==> run M: inputs <==
==> flow/design.v <==
`timescale 1ns / 1ps
module xbip_dsp48_macro_0 (
    input wire                 CLK,
    input wire                 CE,
    input wire signed  [7:0]   A,
    input wire signed  [7:0]   B,
    input wire signed  [30:0]  C,
    output wire signed [31:0]  P
);
assign P = A * B + C;
endmodule
`timescale 1ns / 1ps
module MAC(
    input wire rstn_i,
    input wire clk_i,
    input wire dsp_enable_i,
    input wire dsp_valid_i,
    input wire signed [7:0] dsp_input_i,
    input wire signed [7:0] dsp_weight_i,
    output wire valid_o_d,
    output reg done_o,
    output wire signed [31:0] dsp_output_o
);
reg signed [30:0] partial_sum;     
reg signed [31:0] dsp_output;
wire signed [31:0] dsp_temp;
wire dsp_valid_o;
reg [1:0] dsp_valid_delay;
assign dsp_output_o = dsp_output;
assign dsp_valid_o = dsp_valid_delay[0];
assign valid_o_d = dsp_valid_delay[1];
always @(posedge clk_i or negedge rstn_i) begin
    if (!rstn_i) begin
        partial_sum <= 0;
    end else if (valid_o_d) begin
        partial_sum <= 0;
    end else begin
        partial_sum <= $signed ({dsp_temp[31],dsp_temp[29:0]});
    end 
end
always @(posedge clk_i or negedge rstn_i) begin
    if (!rstn_i) begin
        dsp_valid_delay <=0;
    end
    else begin
        dsp_valid_delay[0] <= dsp_valid_i;
        dsp_valid_delay[1] <= dsp_valid_delay[0];
    end
end
always @(posedge clk_i or negedge rstn_i) begin    
    if(!rstn_i) begin
        dsp_output <= 0;
        done_o <= 0;
    end
    else if (dsp_valid_o) begin
        dsp_output <= dsp_temp;
        done_o <= 1;
    end
    else begin
        dsp_output <=0;
        done_o <= 0;
    end
end 
xbip_dsp48_macro_0 DSP_for_MAC (
    .CLK(clk_i),              
    .CE(dsp_enable_i),        
    .A(dsp_input_i),          
    .B(dsp_weight_i),         
    .C(partial_sum),          
    .P(dsp_temp)              
);
endmodule
module Quantize
#(
    parameter WIDTH_INPUT       = 32, 
    parameter WIDTH_OUTPUT      = 8,
    parameter NUM_CALCULATE     = 8,
    parameter SCALIING_FACTOR   = 2408, 
    parameter QUANTIZE_BIT      = 8
)
(
    input wire                              clk_i,           
    input wire                              rstn_i,          
    input wire                              i_q_en,          
    input wire signed   [WIDTH_INPUT-1:0]   din_i,           
    output wire signed  [WIDTH_OUTPUT-1:0]  o_qout,          
    output wire                             o_qvalid,        
    output wire                             done_o           
);
    localparam LOCAL_COUNTER = $clog2(NUM_CALCULATE);  
    reg         [LOCAL_COUNTER-1:0] rCnt;                
    reg signed  [WIDTH_INPUT-1:0]   rScaled;             
    reg signed  [WIDTH_OUTPUT-1:0]  rClipped;            
    reg     rEn_delay;                                   
    reg     q_valid;                                     
    reg     q_done;                                      
    always @(posedge clk_i) begin
        if (!rstn_i) begin
            rEn_delay <= 0;                        
        end else begin
            rEn_delay <= i_q_en;                   
        end
    end
    always @(posedge clk_i or negedge rstn_i) begin
        if (!rstn_i) begin
            rScaled <= 0;                           
        end else if(din_i >= 0) begin
            rScaled <= (din_i + SCALIING_FACTOR / 2) / SCALIING_FACTOR;  
        end else begin
            rScaled <= (din_i - SCALIING_FACTOR / 2) / SCALIING_FACTOR;  
        end
    end
    always @(posedge clk_i) begin
        if (!rstn_i) begin
            q_valid <= 0;                          
            q_done  <= 0;                          
        end else if (rEn_delay) begin
            q_valid <= 1;                          
        end else if (rCnt == NUM_CALCULATE-2) begin
            q_done  <= 1;                           
        end else if (rCnt == NUM_CALCULATE-1) begin
            q_done  <= 0;                           
            q_valid <= 0;                          
        end
    end
    always @(posedge clk_i) begin
        if (!rstn_i) begin
            rCnt    <= 0;                              
        end else if(q_valid) begin
            rCnt <= rCnt + 1;                       
        end else begin
            rCnt <= 0;                              
        end
    end
    always @(posedge clk_i or negedge rstn_i) begin
        if (!rstn_i) begin
            rClipped <= 0;                          
        end else if (q_valid | rEn_delay) begin
            case(rScaled[QUANTIZE_BIT:QUANTIZE_BIT-1])
                2'b01:  begin
                    rClipped <= {(QUANTIZE_BIT-1){1'b1}};  
                end
                2'b10:  begin
                    rClipped <= {1'b1,{(QUANTIZE_BIT-1){1'b0}}};  
                end
                default:    begin
                    rClipped <= rScaled[QUANTIZE_BIT-1:0];  
                end
            endcase
        end else begin
            rClipped <= 0;                          
        end
    end    
    assign o_qvalid = q_valid;                     
    assign done_o   = q_done;                        
    assign o_qout   = rClipped;                      
endmodule
module Dequantize
#(
    parameter WIDTH_INPUT       = 32,
    parameter WIDTH_OUTPUT      = 32,
    parameter SCALIING_FACTOR_X = 2408,   
    parameter SCALIING_FACTOR_Y = 134,    
    parameter NUM_COUNTER_BIT   = 3,
    parameter NUM_CALCULATE     = 4
)
(
    input wire  clk_i,                               
    input wire  rstn_i,                              
    input wire signed   [WIDTH_INPUT-1:0]   din_i,   
    input wire  valid_i,                             
    output wire valid_o,                             
    output wire done_o,                              
    output wire signed  [WIDTH_OUTPUT-1:0]  dout_o   
);
    reg         [NUM_COUNTER_BIT-1:0]   rCnt;            
    reg signed  [WIDTH_OUTPUT-1:0]      rScaled;         
    reg         q_done;                                  
    reg [1:0]   valid_delay;                             
    always @(posedge clk_i or negedge rstn_i) begin
        if (!rstn_i) begin
            rScaled <= 0;
        end else begin
            rScaled <= din_i * SCALIING_FACTOR_X * SCALIING_FACTOR_Y; 
        end
    end
    always @(posedge clk_i or negedge rstn_i) begin
        if (!rstn_i) begin
            q_done <= 0;
        end else if (rCnt == NUM_CALCULATE-2) begin
            q_done <= 1;
        end else if (rCnt == NUM_CALCULATE-1) begin
            q_done <= 0;
        end
    end
    always @(posedge clk_i or negedge rstn_i) begin
        if (!rstn_i) begin
            rCnt <= 0;
        end else if (valid_o) begin
            rCnt <= rCnt + 1;
        end else begin
            rCnt <= 0;
        end
    end
    always @(posedge clk_i or negedge rstn_i) begin
        if (!rstn_i) begin
            valid_delay <= 0;
        end else begin
            valid_delay[0] <= valid_i;
            valid_delay[1] <= valid_delay[0];
        end
    end
    assign done_o = q_done;
    assign valid_o = valid_delay[1];
    assign dout_o = rScaled;
endmodule
module top(
    input wire                  clk_i,           
    input wire                  rstn_i,          
    input wire                  start_i,         
    input wire signed   [31:0]  vector_x_i,      
    input wire signed   [31:0]  quant_w_i,       
    output wire                 done_o,          
    output wire signed  [31:0]  dout_o           
);
wire quantize_done;                        
wire dequantize_done;                      
wire signed [7:0]   quantized_data;          
wire signed [31:0]  mac_out [3:0];           
reg signed  [31:0]  mac_o [3:0];             
wire valid;                                
wire mac_done;                             
wire [3:0] mac_done_w;                     
assign mac_done = mac_done_w[0];
reg q_valid;                               
reg [31:0] q_in;                           
Quantize #(
    .WIDTH_INPUT(32), 
    .WIDTH_OUTPUT(8),
    .NUM_CALCULATE(8),                     
    .SCALIING_FACTOR(2408),                
    .QUANTIZE_BIT(8) 
) quantize_inst (
    .clk_i(clk_i),                         
    .rstn_i(rstn_i),                       
    .i_q_en(start_i),                      
    .din_i(vector_x_i),                    
    .o_qout(quantized_data),               
    .o_qvalid(valid),                      
    .done_o(quantize_done)                 
);
genvar i;
generate 
    for (i = 0; i < 4; i = i + 1) begin : mac_gen
        MAC mymac(
            .clk_i(clk_i),                 
            .rstn_i(rstn_i),               
            .dsp_enable_i(valid),          
            .dsp_valid_i(quantize_done),   
            .dsp_input_i(quantized_data),  
            .dsp_weight_i(quant_w_i[32-1-8*i:32-8*(i+1)]),  
            .done_o(mac_done_w[i]),        
            .dsp_output_o(mac_out[i])      
        );
        always @(posedge clk_i or negedge rstn_i) begin
            if (!rstn_i) begin
                mac_o[i] <= 0;             
            end else if (mac_done) begin
                mac_o[i] <= mac_out[i];    
            end
        end
    end
endgenerate
Dequantize #(
    .WIDTH_INPUT(32),                      
    .WIDTH_OUTPUT(32), 
    .SCALIING_FACTOR_X(2408), 
    .SCALIING_FACTOR_Y(134),
    .NUM_COUNTER_BIT(3),                   
    .NUM_CALCULATE(4) 
) dequantize_inst (
    .clk_i(clk_i),                         
    .rstn_i(rstn_i),                       
    .din_i(q_in),                          
    .valid_i(q_valid),                     
    .done_o(dequantize_done),              
    .dout_o(dout_o)                        
);
reg [1:0] qCnt;                            
always @(posedge clk_i or negedge rstn_i) begin
    if (!rstn_i) begin
        qCnt <= 0;                         
    end else if (q_valid) begin
        qCnt <= qCnt + 1;                  
    end
end
always @(posedge clk_i or negedge rstn_i) begin
    if (!rstn_i) begin
        q_valid <= 0;                      
    end else if (mac_done) begin
        q_valid <= 1;                      
    end else if (qCnt == 3) begin
        q_valid <= 0;                      
    end
end
always @(posedge clk_i or negedge rstn_i) begin
    if (!rstn_i) begin
        q_in <= 0;                         
    end else if (q_valid) begin
        q_in <= mac_o[qCnt];               
    end else begin
        q_in <= 0;                         
    end
end
assign done_o = dequantize_done ? 1 : 0;   
endmodule
==> flow/run.sh <==
#!/bin/bash
# the make line also repeats each setting of config.mk as NAME=value (left out here)
make -C /OpenROAD-flow-scripts/flow DESIGN_CONFIG=/design/flow/config.mk WORK_HOME=/design/flow/orfs CLKGATE_MAP_FILE= finish
==> flow/config.mk <==
export PLATFORM = sky130hd
export DESIGN_NAME = top
export DESIGN_NICKNAME = top
export VERILOG_FILES = /design/flow/design.v
export SDC_FILE = /design/flow/constraint.sdc
export NUM_CORES = 4
export LEC_CHECK = 0
export ABC_AREA = 1
export CAP_MARGIN = 5
export CORE_MARGIN = 2
export CORE_UTILIZATION = 72
export CTS_CLUSTER_DIAMETER = 258
export PLACE_DENSITY = 0.65
export SETUP_SLACK_MARGIN = -1.72
export SLEW_MARGIN = 20
==> flow/constraint.sdc <==
create_clock -name core_clock -period 17.5 [get_ports {clk_i}]
set_input_delay 3.5000 -clock core_clock [delete_from_list [all_inputs] [get_ports {clk_i}]]
set_output_delay 3.5000 -clock core_clock [all_outputs]
set_load 0.01 [all_outputs]
==> inputs of run Y, as changes to run M <==
- ABC_AREA: 1 -> not set
- CAP_MARGIN: 5 -> 20
- CTS_CLUSTER_DIAMETER: 258 -> not set
- CTS_CLUSTER_SIZE: not set -> 10
- PLACE_DENSITY: 0.65 -> 0.38
- SETUP_SLACK_MARGIN: -1.72 -> 1.38
==> flow/constraint.sdc (replaced) <==
create_clock -name core_clock -period 5.78 [get_ports {clk_i}]
set_input_delay 1.1560 -clock core_clock [delete_from_list [all_inputs] [get_ports {clk_i}]]
set_output_delay 1.1560 -clock core_clock [all_outputs]
set_load 0.01 [all_outputs]
==> inputs of run K, as changes to run M <==
- CAP_MARGIN: 5 -> 20
- CORE_UTILIZATION: 72 -> 70
- CTS_CLUSTER_DIAMETER: 258 -> 256
- PLACE_DENSITY: 0.65 -> not set
- SETUP_SLACK_MARGIN: -1.72 -> not set
==> flow/constraint.sdc (replaced) <==
create_clock -name core_clock -period 7.33 [get_ports {clk_i}]
set_input_delay 1.4660 -clock core_clock [delete_from_list [all_inputs] [get_ports {clk_i}]]
set_output_delay 1.4660 -clock core_clock [all_outputs]
set_load 0.01 [all_outputs]
==> results <==
|  | run M | run K | run Y |
|---|---|---|---|
| Outcome | failed layout checks | did not finish | did not finish |
| Failing step | - | 5_1_grt | 4_1_cts |
| Reasons for failing layout checks | setup timing | - | - |
| Number of clock buffers inserted by TritonCTS | 43 | 43 | - |
| Most repeated cell in the gate-level netlist after synthesis | sky130_fd_sc_hd__nand2_1 | sky130_fd_sc_hd__nand2_1 | sky130_fd_sc_hd__inv_1 |
| Area fraction in xor and xnor cells | 5.62% | 5.62% | 7.62% |
| Core region area | 63300 µm² | 65600 µm² | 62700 µm² |
| Die Ht | 258 µm | 261 µm | 255 µm |
| Placed standard-cell area | 51800 µm² | 55900 µm² | 57800 µm² |
| Final estimated routing congestion in global placement | 0.935 | 0.956 | 0.927 |
| Detailed-placement wirelength estimate | 90200 µm | 97700 µm | 123000 µm |
| Number of distinct library cells after synthesis | 67 | 67 | 144 |
| Number of buffers added to fix hold violations after cts | 0 | 0 | - |
| Mean Syn Cell Area | 7.78 µm² | 7.78 µm² | 9.35 µm² |
| Total die area | 66400 µm² | 68200 µm² | 65200 µm² |
| Ys cells | 5951 | 5951 | 4864 |
| Fp_density | 73.2% | 70.6% | 72.5% |
| Gate count of the mapped netlist | 5951 | 5951 | 4864 |
| Seq share, synth | 23.0% | 23.0% | 23.4% |
| Horizontal extent of the die | 258 µm | 261 µm | 255 µm |
| Count of H-tree levels built during CTS | 2 | 2 | - |
| Root cell of the clock tree | sky130_fd_sc_hd__clkbuf_16 | sky130_fd_sc_hd__clkbuf_16 | - |
| Clock tree sinks | 426 | 426 | - |
| Total standard cell area after synthesis | 46300 µm² | 46300 µm² | 45500 µm² |
| Instance count after placement with tap cells included | 7278 | 7729 | 6873 |
| And-or/or-and share of the synthesized area | 6.59% | 6.59% | 17.3% |
| Area of the synthesized netlist per yosys stat | 46300 µm² | 46300 µm² | 45500 µm² |
| Resized Gates After CTS | 80 | 774 | - |
| And+or+nand+nor area frac | 29.3% | 29.3% | 15.5% |
